== run A ==
Design FourBitCPU, start of the top module:
module FourBitCPU(rst, clk, opcode, address, myinput, myoutput, HLT, s_flag, z_flag, c_flag);
parameter n=4;
localparam DEPTH = 2**n;
input rst, clk;
input [3:0] opcode;
input [n-1:0] address;
input [7:0] myinput;
output reg [7:0] myoutput;
output reg HLT, s_flag, z_flag, c_flag;
reg [n-1:0] stackPoint;
reg [7:0] stackReg [0:DEPTH-1];
reg [7:0] mem [0:DEPTH-1];
reg [4:0] progCount;
integer i;
wire [n-1:0] addrNext = address + 1'b1;
wire [n-1:0] spDec    = stackPoint - 1'b1;
wire [7:0] memA   = mem[address];
wire [7:0] memA1  = mem[addrNext];
wire [7:0] mem0   = mem[0];
wire [7:0] stkTop = stackReg[stackPoint];
wire [8:0] sum    = {1'b0, memA} + {1'b0, myinput};
wire       borrow = (memA < myinput);
wire [7:0] andRes = memA & myinput;
wire [7:0] orRes  = memA | myinput;
wire [7:0] xorRes = memA ^ myinput;
always @(posedge clk)
begin
if (rst)
begin
  for (i=0; i<DEPTH; i=i+1)
    begin
      mem[i] <= i;
      stackReg[i] <= i;
    end
  c_flag <= 0;
  z_flag <= 0;
  s_flag <= 0;
  myoutput <= 0;
  HLT <= 0;
  progCount <= 0;
  stackPoint <= 4'b1110;
end
else if (progCount < 16 && !HLT)
begin
progCount <= progCount + 1;
case(opcode)
4'b0000:       
begin
  {c_flag, myoutput} <= sum;
  if (memA == 0) z_flag <= 1;
  s_flag <= 1'b0;
end
4'b0001:       
begin
  s_flag <= borrow;
  c_flag <= borrow;
  z_flag <= (memA == 0);
  myoutput <= memA;
end
4'b0010:       
begin
  ...
For scale: about 1400 cells after synthesis, roughly 280 flip-flops, roughly 30 I/O pins.
clock: 5.73 ns
lec_check: 0
cap_margin: 20
core_margin: 2
core_utilization: 40
setup_slack_margin: 1.35
slew_margin: 20
run.sh (not shown) runs the stock make flow with config.mk's settings and CLKGATE_MAP_FILE=.
Run A finished every step from synthesis to the final layout, and the layout passed the timing, design-rule and antenna checks.
Edits applied to the flow inputs when going from run A to run B:
- an added PLACE_DENSITY of 0.4
- a change of CORE_UTILIZATION from 40 to 72
- an added TNS_END_PERCENT of 5
- a change of SETUP_SLACK_MARGIN from 1.35 to 0.63
- a change of the clock period (ns, I/O delays scaled along) from 5.73 to 4.73
### Flow results
Going from run A to run B, final net count grows by about 4%. Number of fill cells in the layout, run B and run A, higher one = run A. Delta (run B minus run A): tightest slew margin relative to the limit up 5.7 points; number of clock buffer instances in the layout moved down; number of gates resized after cts -1. Changes observed in run B relative to run A: ratio of final minimum period to clock period went up by 15 points, count of placed standard cells in the final layout, fillers left out -193. On power density over the cells: between run B and run A, it ends up higher for run B.
What run C does differently from run B at the input level:
- CTS_CLUSTER_DIAMETER: unset -> 365
- SETUP_SLACK_MARGIN: 0.63 -> 1.9
- PLACE_DENSITY: 0.4 -> unset
- CORE_UTILIZATION: 72 -> 40
- CORE_ASPECT_RATIO: unset -> 1.48
- TNS_END_PERCENT: 5 -> unset
- the clock period (ns, I/O delays scaled along): 4.73 -> 8.0
Looking only at worst clock skew, and setting everything else aside, the higher value of run C and run B goes to run B.
STATUS final area: run C wins against run B
Summary: total leakage power, run C better than run B
Of run C and run B, run B shows the higher final-stage net count, with run C below it.
Summary — utilization, run C relative to run B: lower, by 39 points.
Between run C and run B, it is run C whose combinational power is lower, by 51%.
Comparing run C and run B, the higher clock-buffer cell count was measured on run B.
Re non-clock buffer instance count of the final layout: run B was higher than run C.
## Diff of input files: run D against run C
- CORE_ASPECT_RATIO: 1.48 -> unset
- CTS_CLUSTER_SIZE: unset -> 15
- CORE_UTILIZATION: 40 -> 72
- SETUP_SLACK_MARGIN: 1.9 -> 0.69
- CTS_CLUSTER_DIAMETER: 365 -> 28
- PLACE_DENSITY_LB_ADDON: unset -> 0.01
- the clock period (ns, I/O delays scaled along): 8.0 -> 4.12
==> results <==
Run D: it failed during global routing (5_1_grt), and the tool reported GRT-0232. Run D ended with less number of placement rows than run C. Against run C, HPWL after detailed placement in run D fell slightly. Diff run C..run D | area after synthesis | unchanged. Chip area line of the yosys report: run C vs run D identical. In the reports for run C and run D, the larger effective utilization at floorplan belongs to run D. Compare run C and run D | die area higher: run C. On worst setup slack before clock tree synthesis, the lower figure sits with run D, not run C. Going from run C to run D, width of the die shrank by a little under 10%. Side by side, placed instance area turned out higher in run D than in run C.
[inputs] run E vs run D
- a change of CORE_UTILIZATION from 72 to 68
- a deleted SETUP_SLACK_MARGIN that had been 0.69
- a deleted CTS_CLUSTER_DIAMETER that had been 28
- a deleted CTS_CLUSTER_SIZE that had been 15
- a deleted PLACE_DENSITY_LB_ADDON that had been 0.01
- a change of the clock period (ns, I/O delays scaled along) from 4.12 to 12.1
==> results <==
- Across both runs, pre-CTS setup slack was higher for run E than for run D.
- Compared with run D, in run E placer's final routability congestion estimate fell by 0.048; full die area up about 6%; cell count after placement saw a decrease; initial standard-cell utilization of the core went down by 4.7 points.
- Run E: all stages complete, timing, DRC and antenna checks passed
Input changes introduced in run F (baseline for comparison: run E):
- GPL_ROUTABILITY_DRIVEN now 0, previously not set
- CORE_UTILIZATION now 40, was 68
- CAP_MARGIN now 15, was 20
- the clock period (ns, I/O delays scaled along) now 8.0, was 12.1
--- outcome ---
- Going from run E to run F, number of buffers inserted during clock tree synthesis saw an increase, area added between synthesis and finish saw an increase, area occupied by multi-input gates saw little to no change.
- For half-perimeter wire length after detailed placement, dividing the value from run E by the value from run F gives 0.913.
- Power per cell area (run F vs. run E) increases by more than half
- Going from run E to run F, core utilization has decreased, cell area after layout has increased.
- NOTE final wirelength run E->run F increased by a few percent
- Number of fillers in the final layout in run F is 2139 higher than in run E
- Run F ended up with mem[7][2] as its capturing instance or port of the critical path; run E ended up with mem[3][0].
Power is estimated from default activity; no workload was simulated.
